== build 76 ==
==> flow/design.v <==
`timescale 1ns / 1ps
module mult_gen_0(
    CLK,
    A,
    B,
    P
);
input              CLK;
input      [7:0]   A;
input      [7:0]   B;
output     [7:0]   P;
reg [7:0]  a_reg;
reg [7:0]  b_reg;
reg [7:0]  p_reg0;
reg [7:0]  p_reg1;
assign P = p_reg1;
always @(posedge CLK) begin
    a_reg  <= A;
    b_reg  <= B;
    p_reg0 <= a_reg * b_reg;
    p_reg1 <= p_reg0;
end
endmodule
`timescale 1ns / 1ps
module pe(
clk, 
rst,
in_data, 
in_weight, 
in_psum,
in_data_update, 
in_weight_update, 
in_psum_update,
out_psum, 
out_psum_vld
    );
parameter WIDTH             = 8;
parameter PIPELINE_STAGE    = 3;
input                               clk;
input                               rst;
input   [WIDTH - 1 : 0]             in_data;
input   [WIDTH - 1 : 0]             in_weight;
input   [WIDTH - 1 : 0]         in_psum;
input                               in_data_update;
input                               in_weight_update;
input                               in_psum_update;
output  [WIDTH - 1 : 0]         out_psum;
output                              out_psum_vld;
reg     [WIDTH - 1 : 0]             in_data_reg;
reg     [WIDTH - 1 : 0]             in_weight_reg;
reg     [WIDTH - 1 : 0]             in_psum_reg;
wire                                in_update;
wire    [WIDTH - 1 : 0]         out_mult;
reg     [WIDTH - 1 : 0]         in_psum_pipeline        [0 : PIPELINE_STAGE - 1];
reg                                 out_psum_vld_pipeline   [0 : PIPELINE_STAGE];
integer i;
mult_gen_0 mult_unit (
  .CLK(clk),   
  .A(in_data_reg),       
  .B(in_weight_reg),       
  .P(out_mult)       
);
assign in_update = (in_data_update | in_weight_update | in_psum_update);
assign out_psum = in_psum_pipeline[PIPELINE_STAGE-1] + out_mult;
assign out_psum_vld = out_psum_vld_pipeline[PIPELINE_STAGE];
always @(posedge clk) begin
    if(rst) begin
        in_data_reg <= 0;
        in_weight_reg <= 0;
        in_psum_reg <= 0;
    end
    else begin
        if(in_data_update) begin
            in_data_reg <= in_data;
        end
        if(in_weight_update) begin
            in_weight_reg <= in_weight;
        end
        if(in_psum_update) begin
            in_psum_reg <= in_psum;
        end
    end
end
always @(posedge clk) begin
    if(rst) begin
        for(i = 0; i <= PIPELINE_STAGE; i = i + 1) begin: zero_init_out_psum_vld
            out_psum_vld_pipeline[i] <= 0;
        end 
    end
    else begin
        out_psum_vld_pipeline[0] <= in_update;
        for(i = 0; i < PIPELINE_STAGE; i = i + 1) begin: pipeline_stage_out_psum_vld
            out_psum_vld_pipeline[i+1] <= out_psum_vld_pipeline[i];
        end 
    end
end
always @(posedge clk) begin
    if(rst) begin
        for(i = 0; i <= PIPELINE_STAGE - 1; i = i + 1) begin: zero_init_in_psum
            in_psum_pipeline[i] <= 0;
        end 
    end
    else begin
        in_psum_pipeline[0] <= in_psum_reg;
        for(i = 0; i < PIPELINE_STAGE - 1; i = i + 1) begin: pipeline_stage_in_psum
            in_psum_pipeline[i+1] <= in_psum_pipeline[i];
        end 
    end
end
endmodule
`timescale 1ns / 1ps
module pmul(
clk,rst,
in_update,
in_data2,
in_data1,
in_data0,
in_weight2,
in_weight1,
in_weight0,
psum,
psum_vld
    );
    parameter WIDTH = 8;
    input clk;
    input rst;
    input [WIDTH-1:0] in_data2;
    input [WIDTH-1:0] in_data1;
    input [WIDTH-1:0] in_data0;
    input [WIDTH-1:0] in_weight2;
    input [WIDTH-1:0] in_weight1;
    input [WIDTH-1:0] in_weight0;
    input wire        in_update;
    output [WIDTH-1:0]psum;
    output            psum_vld;
    wire [2:0] out_psum_vld;
    wire [WIDTH-1:0] out_psum [0:2];
    assign psum = out_psum[2] + out_psum[1] + out_psum[0];
    assign psum_vld = (out_psum_vld == 3'b111);
    pe pe2( .clk(clk), .rst(rst), 
            .in_data(in_data2), .in_weight(in_weight2), .in_psum(0), 
            .in_data_update(in_update), .in_weight_update(in_update), .in_psum_update(in_update), 
            .out_psum(out_psum[2]), .out_psum_vld(out_psum_vld[2]));
    pe pe1( .clk(clk), .rst(rst), 
            .in_data(in_data1), .in_weight(in_weight1), .in_psum(0), 
            .in_data_update(in_update), .in_weight_update(in_update), .in_psum_update(in_update), 
            .out_psum(out_psum[1]), .out_psum_vld(out_psum_vld[1]));
    pe pe0( .clk(clk), .rst(rst), 
            .in_data(in_data0), .in_weight(in_weight0), .in_psum(0), 
            .in_data_update(in_update), .in_weight_update(in_update), .in_psum_update(in_update), 
            .out_psum(out_psum[0]), .out_psum_vld(out_psum_vld[0]));
endmodule
`timescale 1ns / 1ps
module pcore(
    clk,rst,
    in_update,  
    activate2,
    activate1,
    activate0,
    weight2,
    weight1,
    weight0,
    out_psum,
    out_psum_vld
    );
    parameter WIDTH = 8;
    input wire                      clk,rst,in_update;
    input  wire [3*WIDTH-1:0]       activate2;
    input  wire [3*WIDTH-1:0]       activate1;
    input  wire [3*WIDTH-1:0]       activate0;
    input  wire [3*WIDTH-1:0]       weight2;
    input  wire [3*WIDTH-1:0]       weight1;
    input  wire [3*WIDTH-1:0]       weight0;
    output wire [WIDTH-1:0]         out_psum;
    output wire                     out_psum_vld;
    wire        [WIDTH-1:0]         psum[0:2];
    wire        [2:0]               psum_vld;
    assign out_psum = psum[2] + psum[1] + psum[0];
    assign out_psum_vld = psum_vld[2] & psum_vld[1] & psum_vld[0];
    pmul #(.WIDTH(WIDTH))p2(.clk(clk), .rst(rst), 
         .in_update(in_update), 
         .in_data2(activate2[3*WIDTH-1:2*WIDTH]), .in_data1(activate2[2*WIDTH-1:1*WIDTH]), .in_data0(activate2[1*WIDTH-1:0]), 
         .in_weight2(weight2[3*WIDTH-1:2*WIDTH]), .in_weight1(weight2[2*WIDTH-1:1*WIDTH]), .in_weight0(weight2[1*WIDTH-1:0]), 
         .psum(psum[2]), .psum_vld(psum_vld[2]));
    pmul #(.WIDTH(WIDTH))p1(.clk(clk), .rst(rst), 
         .in_update(in_update), 
         .in_data2(activate1[3*WIDTH-1:2*WIDTH]), .in_data1(activate1[2*WIDTH-1:1*WIDTH]), .in_data0(activate1[1*WIDTH-1:0]), 
         .in_weight2(weight1[3*WIDTH-1:2*WIDTH]), .in_weight1(weight1[2*WIDTH-1:1*WIDTH]), .in_weight0(weight1[1*WIDTH-1:0]), 
         .psum(psum[1]), .psum_vld(psum_vld[1]));
    pmul #(.WIDTH(WIDTH))p0(.clk(clk), .rst(rst), 
         .in_update(in_update), 
         .in_data2(activate0[3*WIDTH-1:2*WIDTH]), .in_data1(activate0[2*WIDTH-1:1*WIDTH]), .in_data0(activate0[1*WIDTH-1:0]), 
         .in_weight2(weight0[3*WIDTH-1:2*WIDTH]), .in_weight1(weight0[2*WIDTH-1:1*WIDTH]), .in_weight0(weight0[1*WIDTH-1:0]), 
         .psum(psum[0]), .psum_vld(psum_vld[0]));
endmodule
`timescale 1ns / 1ps
module computing_core(
clk,rst,
load_done,
activate0,
activate1,
activate2,
weight0,
weight1,
weight2,
weight3,
out_psum0,
out_psum1,
out_psum2,
out_psum3,
out_psum_vld
    );
    parameter WIDTH = 8;
    input  wire                 clk,rst,load_done;
    input  wire  [9*WIDTH-1:0]   weight0,weight1,weight2,weight3;
    input  wire [3*WIDTH-1:0]   activate0;
    input  wire [3*WIDTH-1:0]   activate1;
    input  wire [3*WIDTH-1:0]   activate2;
    output wire [WIDTH-1:0]     out_psum0;
    output wire [WIDTH-1:0]     out_psum1;
    output wire [WIDTH-1:0]     out_psum2;
    output wire [WIDTH-1:0]     out_psum3;
    output wire                 out_psum_vld;
    wire [3:0]      psum_vld;
    assign out_psum_vld = psum_vld[0] & psum_vld[1] & psum_vld[2] & psum_vld[3];
    pcore #(.WIDTH(WIDTH))p0(.clk(clk), .rst(rst), .in_update(load_done),
            .activate2(activate0),
            .activate1(activate1),
            .activate0(activate2),
            .weight2({weight0[64+:8], weight0[56+:8], weight0[48+:8]}),
            .weight1({weight0[40+:8], weight0[32+:8], weight0[24+:8]}),
            .weight0({weight0[16+:8], weight0[8+:8],  weight0[0+:8]}),
            .out_psum(out_psum0), .out_psum_vld(psum_vld[0]));
    pcore #(.WIDTH(WIDTH))p1(.clk(clk), .rst(rst), .in_update(load_done),
            .activate2(activate0),
            .activate1(activate1),
            .activate0(activate2),
            .weight2({weight1[64+:8], weight1[56+:8], weight1[48+:8]}),
            .weight1({weight1[40+:8], weight1[32+:8], weight1[24+:8]}),
            .weight0({weight1[16+:8], weight1[8+:8] , weight1[0+:8]}),
            .out_psum(out_psum1), .out_psum_vld(psum_vld[1]));
    pcore #(.WIDTH(WIDTH))p2(.clk(clk), .rst(rst), .in_update(load_done),
            .activate2(activate0),
            .activate1(activate1),
            .activate0(activate2),
            .weight2({weight2[64+:8], weight2[56+:8], weight2[48+:8]}),
            .weight1({weight2[40+:8], weight2[32+:8], weight2[24+:8]}),
            .weight0({weight2[16+:8], weight2[8+:8] , weight2[0+:8]}),
            .out_psum(out_psum2), .out_psum_vld(psum_vld[2]));
    pcore #(.WIDTH(WIDTH))p3(.clk(clk), .rst(rst), .in_update(load_done),
            .activate2(activate0),
            .activate1(activate1),
            .activate0(activate2),
            .weight2({weight3[64+:8], weight3[56+:8], weight3[48+:8]}),
            .weight1({weight3[40+:8], weight3[32+:8], weight3[24+:8]}),
            .weight0({weight3[16+:8], weight3[8+:8] , weight3[0+:8]}),
            .out_psum(out_psum3), .out_psum_vld(psum_vld[3]));
endmodule
Settings: LEC_CHECK=0, ABC_AREA=1, CAP_MARGIN=20, CORE_MARGIN=2, CORE_UTILIZATION=72, CTS_CLUSTER_DIAMETER=400, SETUP_SLACK_MARGIN=-0.64, SLEW_MARGIN=20; clock period 6.49 ns.
run.sh (not shown) runs the stock make flow with config.mk's settings and CLKGATE_MAP_FILE=.
Build 76 had finished all stages when the layout checks came back failing, citing setup timing.
Input-level comparison between build 8 and build 76:
Settings: clearing CTS_CLUSTER_DIAMETER, which used to be 400; clearing ABC_AREA, which used to be 1; swapping 72 for 60 in CORE_UTILIZATION; clearing SETUP_SLACK_MARGIN, which used to be -0.64; swapping 6.49 for 6.24 in the clock period (ns, I/O delays scaled along).
Notes after the runs:
- Build 8 ran to completion and came out clean on the timing, DRC and antenna checks.
- Sequential share of layout area came out higher on build 8 than on build 76.
- Vias: build 8 below build 76
- Diff build 76 -> build 8: source-to-sink clock delay at the later pin of the worst-skew pair held steady, fraction of power consumed by the clock network now sits lower.
Edits applied to the flow inputs when going from build 8 to build 9:
Settings: CORE_UTILIZATION now 40, was 60; SETUP_SLACK_MARGIN now 1.4, previously not set.
==> results <==
Vertical die size, build 8 and build 9, higher one = build 9.
Changes observed in build 9 relative to build 8: data-path buffer share of cell area in the final layout about even, total die size rose about 50%, time the final worst path needs with I/O delays and setup fell 0.28 ns, final-layout clock buffer total rose 3.
Against build 8, build 9 comes in 20 points lower on floorplan utilization.
Of build 8 and build 9, build 8 shows the lower area added between synthesis and finish, with build 9 above it.
Build 8 closes out successfully: all stages finished, all timing, DRC and antenna checks passed.
Build 9 finished every stage; the final checks, however, were not passed, the failures being antenna rules.
Taking build 8 as the reference, in build 9 flop-to-flop setup slack rose by 0.06 ns, cell area rose by about 2.4%.
#### Input delta (build 19 over build 9)
Settings: swapping 40 for 72 in CORE_UTILIZATION; swapping 1.4 for -0.36 in SETUP_SLACK_MARGIN; swapping 20 for 5 in CAP_MARGIN; swapping 6.24 for 3.51 in the clock period (ns, I/O delays scaled along).
[summary]
- In build 19 the implementation completed, yet the final layout does not meet the checks, the culprit being setup timing.
- Summary of build 19 over build 9: area of the placeable core fell 77,000 sq um, wire length on met2 decreased 260 um, final instance area went up.
No activity file was given, so power comes from the tool's default toggle rates.
